==> trial 85 <==
## cpu
module cpu(clk, rst, imem_addr, imem_data, dmem_addr, dmem_wdata, dmem_we, dmem_re, dmem_rdata);
clock: 11.9 ns
lec_check: 0
abc_area: 1
cap_margin: 30
cell_pad_in_sites_detail_placement: 0
cell_pad_in_sites_global_placement: 3
core_aspect_ratio: 0.63
core_margin: 7
core_utilization: 45
cts_cluster_diameter: 84
cts_cluster_size: 27
gpl_routability_driven: 0
gpl_timing_driven: 0
hold_slack_margin: -0.08
max_routing_layer: met4
slew_margin: 30
tns_end_percent: 90
run.sh (not shown) runs the stock make flow with config.mk's settings and CLKGATE_MAP_FILE=.
==> inputs of build 96, as changes to trial 85 <==
Settings changed: ABC_AREA 1 to not set, CAP_MARGIN 30 to 20, CELL_PAD_IN_SITES_DETAIL_PLACEMENT 0 to not set, CELL_PAD_IN_SITES_GLOBAL_PLACEMENT 3 to not set, CORE_ASPECT_RATIO 0.63 to not set, CORE_MARGIN 7 to 2, CORE_UTILIZATION 45 to 72, CTS_CLUSTER_DIAMETER 84 to not set, CTS_CLUSTER_SIZE 27 to 53, GPL_ROUTABILITY_DRIVEN 0 to not set, GPL_TIMING_DRIVEN 0 to not set, HOLD_SLACK_MARGIN -0.08 to not set, PLACE_DENSITY set to 0.95, SLEW_MARGIN 30 to 20, TNS_END_PERCENT 90 to not set.
==> flow/constraint.sdc (replaced) <==
create_clock -name core_clock -period 9.69 [get_ports {clk}]
set_input_delay 1.9380 -clock core_clock [delete_from_list [all_inputs] [get_ports {clk}]]
set_output_delay 1.9380 -clock core_clock [all_outputs]
set_load 0.01 [all_outputs]
==> inputs of trial 42, as changes to trial 85 <==
Settings changed: ABC_AREA 1 to not set, CAP_MARGIN 30 to 20, CELL_PAD_IN_SITES_DETAIL_PLACEMENT 0 to not set, CELL_PAD_IN_SITES_GLOBAL_PLACEMENT 3 to not set, CORE_ASPECT_RATIO 0.63 to not set, CORE_MARGIN 7 to 2, CORE_UTILIZATION 45 to 40, CTS_CLUSTER_DIAMETER 84 to not set, CTS_CLUSTER_SIZE 27 to not set, GPL_ROUTABILITY_DRIVEN 0 to not set, GPL_TIMING_DRIVEN 0 to not set, HOLD_SLACK_MARGIN -0.08 to not set, MAX_ROUTING_LAYER met4 to not set, PLACE_DENSITY set to 0.6, SETUP_SLACK_MARGIN set to 0.07, SLEW_MARGIN 30 to 20, TNS_END_PERCENT 90 to not set.
==> flow/constraint.sdc (replaced) <==
create_clock -name core_clock -period 10.9 [get_ports {clk}]
set_input_delay 2.1800 -clock core_clock [delete_from_list [all_inputs] [get_ports {clk}]]
set_output_delay 2.1800 -clock core_clock [all_outputs]
set_load 0.01 [all_outputs]
==> results <==
Die size, lowest first: build 96, trial 42, trial 85.
Between build 96 and trial 85, the lower synthesized cell count is in build 96 (gap 42%, measured against trial 85).
Trial 42 ran to the end with no violations. Build 96 did not get past global routing. Trial 85 stopped in global placement without I/O (GPL-0301).
In trial 85 the synthesized area is higher than in trial 42, by 14%.

* * *

==> inputs of job 7250 <==
cpu again, from the RTL that the note above started with.
Settings: LEC_CHECK=0, ABC_AREA=0, CAP_MARGIN=15, CORE_ASPECT_RATIO=0.68, CORE_MARGIN=2, CORE_UTILIZATION=27, CTS_CLUSTER_SIZE=33, GPL_TIMING_DRIVEN=0, MAX_ROUTING_LAYER=met5, MIN_ROUTING_LAYER=met2, PLACE_DENSITY=0.38, SLEW_MARGIN=20, TNS_END_PERCENT=70; clock period 9.61 ns.
==> inputs of job 6385, as changes to job 7250 <==
==> flow/config.mk (replaced) <==
export PLATFORM = sky130hd
export DESIGN_NAME = cpu
export DESIGN_NICKNAME = cpu
export VERILOG_FILES = /design/flow/design.v
export SDC_FILE = /design/flow/constraint.sdc
export NUM_CORES = 4
export LEC_CHECK = 0
export ABC_AREA = 1
export CAP_MARGIN = 20
export CORE_MARGIN = 2
export CORE_UTILIZATION = 57
export PLACE_DENSITY = 0.6
export SLEW_MARGIN = 20
==> flow/constraint.sdc (replaced) <==
create_clock -name core_clock -period 9.25 [get_ports {clk}]
set_input_delay 1.8500 -clock core_clock [delete_from_list [all_inputs] [get_ports {clk}]]
set_output_delay 1.8500 -clock core_clock [all_outputs]
set_load 0.01 [all_outputs]
==> flow_metrics.py <==
# Generated from Yosys and OpenROAD reports
metrics = {
    "floorplanning": {
        "floorplanUtilization": 0.574,
    },
    "yosys": {
        "xor_share": 0.00723,
        "synth.cellmix.compoundShare": 0.253,
        "synth.area.mux_share": 0.000150,
        "area_leaders": "sky130_fd_sc_hd__dfxtp_1, sky130_fd_sc_hd__nand3_1, sky130_fd_sc_hd__a21oi_1, sky130_fd_sc_hd__inv_1, sky130_fd_sc_hd__o21ai_0",
        "yosysUniqueCellTypes": 62,
    },
    "grt": {
        "globalRouteMet2Util": 0.689,
    },
    "outcome": {
        "outcome": "timing/DRC/antenna clean",
    },
}
the above is filed under job 6385

==> flow_metrics.py <==
# Physical implementation metrics
metrics = {
    "yosys": {
        "synth.area.mux_share": 0.227,
        "post_synth_inst_count": 6189,
        "yosysUniqueCellTypes": 106,
        "post_synth_most_frequent_cells": "sky130_fd_sc_hd__dfxtp_1, sky130_fd_sc_hd__o21ai_0, sky130_fd_sc_hd__nand3_1",
        "post-synth-top-area-cell": "sky130_fd_sc_hd__dfxtp_1",
        "xor_share": 0.0104,
        "yosys-dominant-comb-family": "multiplexers",
        "synth.cellmix.compoundShare": 0.202,
    },
    "outcome": {
        "lastStage": "global routing (5_1_grt)",
        "outcome": "did not finish",
        "tool.error": "[ERROR GRT-0116] Global routing finished with congestion. Check the congestion regions in the DRC Viewer.",
    },
    "floorplanning": {
        "chip_area_um2": 220000,
        "floorplanUtilization": 0.272,
    },
    "grt": {
        "globalRouteMet2Util": 0.832,
    },
}
the above is filed under job 7250


* * *

==> maple: inputs <==
cpu again, from the RTL that the note above started with.
// cpu
module cpu(clk, rst, imem_addr, imem_data, dmem_addr, dmem_wdata, dmem_we, dmem_re, dmem_rdata);
clock: 10.9 ns
lec_check: 0
cap_margin: 20
core_margin: 2
core_utilization: 40
place_density: 0.6
slew_margin: 20
==> cedar: changes against maple <==
Settings changed: CORE_UTILIZATION 40 to 71, CTS_CLUSTER_DIAMETER from default to 247, GPL_ROUTABILITY_DRIVEN from default to 1, PLACE_DENSITY 0.6 to default, PLACE_DENSITY_LB_ADDON from default to 0.2, SETUP_SLACK_MARGIN from default to 3.29, TNS_END_PERCENT from default to 75.
==> flow/constraint.sdc (replaced) <==
create_clock -name core_clock -period 15.3 [get_ports {clk}]
set_input_delay 3.0600 -clock core_clock [delete_from_list [all_inputs] [get_ports {clk}]]
set_output_delay 3.0600 -clock core_clock [all_outputs]
set_load 0.01 [all_outputs]
==> garnet: changes against maple <==
Settings changed: ABC_AREA from default to 1, CAP_MARGIN 20 to 30, CELL_PAD_IN_SITES_GLOBAL_PLACEMENT from default to 3, CORE_ASPECT_RATIO from default to 0.63, CORE_MARGIN 2 to 8, CORE_UTILIZATION 40 to 45, CTS_CLUSTER_DIAMETER from default to 315, CTS_CLUSTER_SIZE from default to 19, GPL_ROUTABILITY_DRIVEN from default to 0, GPL_TIMING_DRIVEN from default to 0, MAX_ROUTING_LAYER from default to met4, PLACE_DENSITY 0.6 to default, SLEW_MARGIN 20 to 30, TNS_END_PERCENT from default to 90.
==> flow/constraint.sdc (replaced) <==
create_clock -name core_clock -period 11.9 [get_ports {clk}]
set_input_delay 2.3800 -clock core_clock [delete_from_list [all_inputs] [get_ports {clk}]]
set_output_delay 2.3800 -clock core_clock [all_outputs]
set_load 0.01 [all_outputs]
==> results <==
cedar went through all stages and came out clean. garnet died in global placement without I/O (GPL-0301). maple finished clean. In cedar the sequential share of layout area is higher than in maple, by 0.85 points. Between cedar and maple, the lower register-to-register slack is in maple (gap 3900 ps). In sequential cell count, maple and cedar do not differ. Of cedar and maple, cedar has the higher utilization (gap 32 points).
==> figures <==
| quantity | cedar | maple | garnet |
|---|---|---|---|
| Run status | complete, no violations | complete, no violations | did not finish |
| Failing step | - | - | global placement without I/O |
| Proportion of total power due to net switching | 0.3012 | 0.3092 | - |
| Pre-CTS setup slack | 2410 ps | 725.1 ps | - |
| Flip-flop and latch power | 0.00268 W | 0.00376 W | - |
| Worst Hold Path Cells | 2 | 2 | - |
| Wire length on met1 | 73.14 mm | 92.62 mm | - |
| Number of non-clock inverters in the layout | 120 | 120 | - |
| Top cell type's share of synthesized area | 0.3427 | 0.3427 | 0.3002 |
| M3 GR Usage | 0.2164 | 0.08177 | - |
| Grt met1 use | 0.6326 | 0.4119 | - |

* * *

==> inputs of quartz <==
cpu again, from the RTL that the note above started with.
export LEC_CHECK = 0
export ABC_AREA = 0
export CAP_MARGIN = 15
export CORE_ASPECT_RATIO = 1.03
export CORE_MARGIN = 2
export CORE_UTILIZATION = 72
export MAX_ROUTING_LAYER = met4
export PLACE_DENSITY = 0.62
export SETUP_SLACK_MARGIN = -0.4
export SLEW_MARGIN = 20
export TNS_END_PERCENT = 70
create_clock -name core_clock -period 6.14 [get_ports {clk}]
==> inputs of zinc, as changes to quartz <==
Settings changed: ABC_AREA 0 to 1, CAP_MARGIN 15 to 30, CELL_PAD_IN_SITES_GLOBAL_PLACEMENT from default to 3, CORE_ASPECT_RATIO 1.03 to 1.85, CORE_UTILIZATION 72 to 45, CTS_CLUSTER_DIAMETER from default to 206, CTS_CLUSTER_SIZE from default to 10, MAX_ROUTING_LAYER met4 to default, PLACE_DENSITY 0.62 to default, SETUP_SLACK_MARGIN -0.4 to default, TNS_END_PERCENT 70 to 90.
==> flow/constraint.sdc (replaced) <==
create_clock -name core_clock -period 14.4 [get_ports {clk}]
set_input_delay 2.8800 -clock core_clock [delete_from_list [all_inputs] [get_ports {clk}]]
set_output_delay 2.8800 -clock core_clock [all_outputs]
set_load 0.01 [all_outputs]
==> inputs of onyx, as changes to quartz <==
Settings changed: ABC_AREA 0 to default, CAP_MARGIN 15 to 30, CORE_ASPECT_RATIO 1.03 to 1.85, CORE_UTILIZATION 72 to 45, CTS_CLUSTER_DIAMETER from default to 206, CTS_CLUSTER_SIZE from default to 10, MAX_ROUTING_LAYER met4 to default, PLACE_DENSITY 0.62 to default, SETUP_SLACK_MARGIN -0.4 to default, TNS_END_PERCENT 70 to default.
==> flow/constraint.sdc (replaced) <==
create_clock -name core_clock -period 14.4 [get_ports {clk}]
set_input_delay 2.8800 -clock core_clock [delete_from_list [all_inputs] [get_ports {clk}]]
set_output_delay 2.8800 -clock core_clock [all_outputs]
set_load 0.01 [all_outputs]
==> results <==
| quantity | quartz | zinc | onyx |
|---|---|---|---|
| Die outline area | 83300 µm² | 151000 µm² | 133000 µm² |
| Synthesized area | 58400 µm² | 66600 µm² | 58400 µm² |
| Number of top-level design ports | 112 | - | 112 |
| Yosys synthesis chip area | 58400 µm² | 66600 µm² | 58400 µm² |
| Outcome | stopped before the end | stopped before the end | timing/DRC/antenna clean |
| Stage where the flow stopped | global routing | global placement without I/O | - |
| Post-Syn Instances | 6189 | 10700 | 6189 |
| Fraction of the yosys area taken by sequential cells | 34.3% | 30.0% | 34.3% |
| Post-Synth XOR/XNOR Area | 1.04% | 0.723% | 1.04% |
| Number of gates resized after cts | 144 | - | 0 |
| Number of nets at floorplan | 6407 | 11000 | 6407 |
| Placed wire-length estimate after detailed placement | 168 mm | - | 166 mm |
| Last weighted congestion value of the routability-driven placer | 1.14 | - | 0.978 |
| CTS Root Buffer Type | sky130_fd_sc_hd__clkbuf_16 | - | sky130_fd_sc_hd__clkbuf_16 |

* * *

==> job 3700: inputs <==
Starting RTL as in the previous note.
==> flow/config.mk <==
export PLATFORM = sky130hd
export DESIGN_NAME = cpu
export DESIGN_NICKNAME = cpu
export VERILOG_FILES = /design/flow/design.v
export SDC_FILE = /design/flow/constraint.sdc
export NUM_CORES = 4
export LEC_CHECK = 0
export ABC_AREA = 1
export CAP_MARGIN = 30
export CELL_PAD_IN_SITES_GLOBAL_PLACEMENT = 3
export CORE_ASPECT_RATIO = 1.85
export CORE_MARGIN = 2
export CORE_UTILIZATION = 45
export CTS_CLUSTER_DIAMETER = 206
export CTS_CLUSTER_SIZE = 19
export GPL_ROUTABILITY_DRIVEN = 0
export SLEW_MARGIN = 30
export TNS_END_PERCENT = 90
==> flow/constraint.sdc <==
create_clock -name core_clock -period 14.4 [get_ports {clk}]
set_input_delay 2.8800 -clock core_clock [delete_from_list [all_inputs] [get_ports {clk}]]
set_output_delay 2.8800 -clock core_clock [all_outputs]
set_load 0.01 [all_outputs]
==> job 6788 (differences from job 3700) <==
Settings changed: ABC_AREA 1 to default, CAP_MARGIN 30 to 20, CELL_PAD_IN_SITES_GLOBAL_PLACEMENT 3 to default, CORE_ASPECT_RATIO 1.85 to default, CORE_UTILIZATION 45 to 72, CTS_CLUSTER_DIAMETER 206 to 354, CTS_CLUSTER_SIZE 19 to 94, GPL_ROUTABILITY_DRIVEN 0 to default, PLACE_DENSITY from default to 0.38, SLEW_MARGIN 30 to 20, TNS_END_PERCENT 90 to 10.
==> flow/constraint.sdc (replaced) <==
create_clock -name core_clock -period 6.06 [get_ports {clk}]
set_input_delay 1.2120 -clock core_clock [delete_from_list [all_inputs] [get_ports {clk}]]
set_output_delay 1.2120 -clock core_clock [all_outputs]
set_load 0.01 [all_outputs]
==> flow_metrics.env <==
# yosys + openroad results
export IMPL_most_frequent_cells_after_synthesis="999 x sky130_fd_sc_hd__dfxtp_1, 818 x sky130_fd_sc_hd__o21ai_0, 493 x sky130_fd_sc_hd__nand3_1, 431 x sky130_fd_sc_hd__a21oi_1, 422 x sky130_fd_sc_hd__mux4_2"
export IMPL_lastStage="global routing"
export IMPL_yosysUniqueCellTypes=106
export IMPL_number_of_instances_in_the_synthesized_netlist=6189
export IMPL_synth_xor_area_share_pct=1.04
export IMPL_outcome="did not finish"
export IMPL_yosys_top_cells_area="sky130_fd_sc_hd__dfxtp_1 34%, sky130_fd_sc_hd__mux4_2 16%, sky130_fd_sc_hd__o21ai_0 7.0%"
export IMPL_post_synth_top_area_fraction_pct=34.3
export IMPL_synth_yosys_num_cells=6189
the above is filed under job 6788

==> flow_metrics.env <==
# yosys + openroad results
export IMPL_outcome="did not finish"
export IMPL_lastStage="global placement without I/O"
export IMPL_error_line="[ERROR GPL-0301] Utilization 115.781 % exceeds 100%."
export IMPL_post_synth_ao_oa_area_fraction_pct=25.3
export IMPL_post_synth_top_area_fraction_pct=30.0
export IMPL_most_frequent_cells_after_synthesis="1,592 x sky130_fd_sc_hd__inv_1, 1,513 x sky130_fd_sc_hd__nand3_1, 1,440 x sky130_fd_sc_hd__a21oi_1, 1,203 x sky130_fd_sc_hd__nand2_1, 1,005 x sky130_fd_sc_hd__o21ai_0"
export IMPL_fp_dieArea_um2=151000
export IMPL_synth_xor_area_share_pct=0.723
export IMPL_number_of_instances_in_the_synthesized_netlist=10700
export IMPL_synth_yosys_num_cells=10700
export IMPL_yosysUniqueCellTypes=62
export IMPL_yosys_top_cells_area="sky130_fd_sc_hd__dfxtp_1 30%, sky130_fd_sc_hd__nand3_1 11%, sky130_fd_sc_hd__a21oi_1 11%"
export IMPL_synth_edff_count=0
the above is filed under job 3700


* * *

==> trial 20: inputs <==
cpu again, from the RTL that the note above started with.
==> flow/design.v (excerpt) <==
module cpu(clk, rst, imem_addr, imem_data, dmem_addr, dmem_wdata, dmem_we, dmem_re, dmem_rdata);
==> flow/config.mk <==
export PLATFORM = sky130hd
export DESIGN_NAME = cpu
export DESIGN_NICKNAME = cpu
export VERILOG_FILES = /design/flow/design.v
export SDC_FILE = /design/flow/constraint.sdc
export NUM_CORES = 4
export LEC_CHECK = 0
export CAP_MARGIN = 20
export CORE_MARGIN = 2
export CORE_UTILIZATION = 72
export PLACE_DENSITY = 0.64
export SETUP_SLACK_MARGIN = -0.44
export SLEW_MARGIN = 20
==> flow/constraint.sdc <==
create_clock -name core_clock -period 6.15 [get_ports {clk}]
set_input_delay 1.2300 -clock core_clock [delete_from_list [all_inputs] [get_ports {clk}]]
set_output_delay 1.2300 -clock core_clock [all_outputs]
set_load 0.01 [all_outputs]
==> build 2: changes against trial 20 <==
ABC_AREA = 0   (was not set)
CAP_MARGIN = 15   (was 20)
CORE_ASPECT_RATIO = 0.68   (was not set)
CORE_UTILIZATION = 70   (was 72)
CTS_CLUSTER_SIZE = 62   (was not set)
MAX_ROUTING_LAYER = met5   (was not set)
SETUP_SLACK_MARGIN = not set   (was -0.44)
TNS_END_PERCENT = 70   (was not set)
==> flow/constraint.sdc (replaced) <==
create_clock -name core_clock -period 7.25 [get_ports {clk}]
set_input_delay 1.4500 -clock core_clock [delete_from_list [all_inputs] [get_ports {clk}]]
set_output_delay 1.4500 -clock core_clock [all_outputs]
set_load 0.01 [all_outputs]
==> build 14: changes against trial 20 <==
ABC_AREA = 0   (was not set)
CAP_MARGIN = 15   (was 20)
CORE_ASPECT_RATIO = 0.68   (was not set)
CORE_MARGIN = 7   (was 2)
CORE_UTILIZATION = 27   (was 72)
CTS_CLUSTER_SIZE = 33   (was not set)
GPL_TIMING_DRIVEN = 0   (was not set)
MAX_ROUTING_LAYER = met4   (was not set)
MIN_ROUTING_LAYER = met2   (was not set)
PLACE_DENSITY = not set   (was 0.64)
SETUP_SLACK_MARGIN = not set   (was -0.44)
TNS_END_PERCENT = 70   (was not set)
==> flow/constraint.sdc (replaced) <==
create_clock -name core_clock -period 9.61 [get_ports {clk}]
set_input_delay 1.9220 -clock core_clock [delete_from_list [all_inputs] [get_ports {clk}]]
set_output_delay 1.9220 -clock core_clock [all_outputs]
set_load 0.01 [all_outputs]
==> comparison <==
Build 14 aborted during global routing on GRT-0116. Build 2 ran to the end with violations: setup timing. Trial 20 aborted during global routing with GRT-0116.
In synthesized cell count, build 14 and trial 20 do not differ.
Die area, lowest first: trial 20, build 2, build 14.
Synthesized area is the same in build 14 and trial 20.
Power and IR drop assume default switching activity.
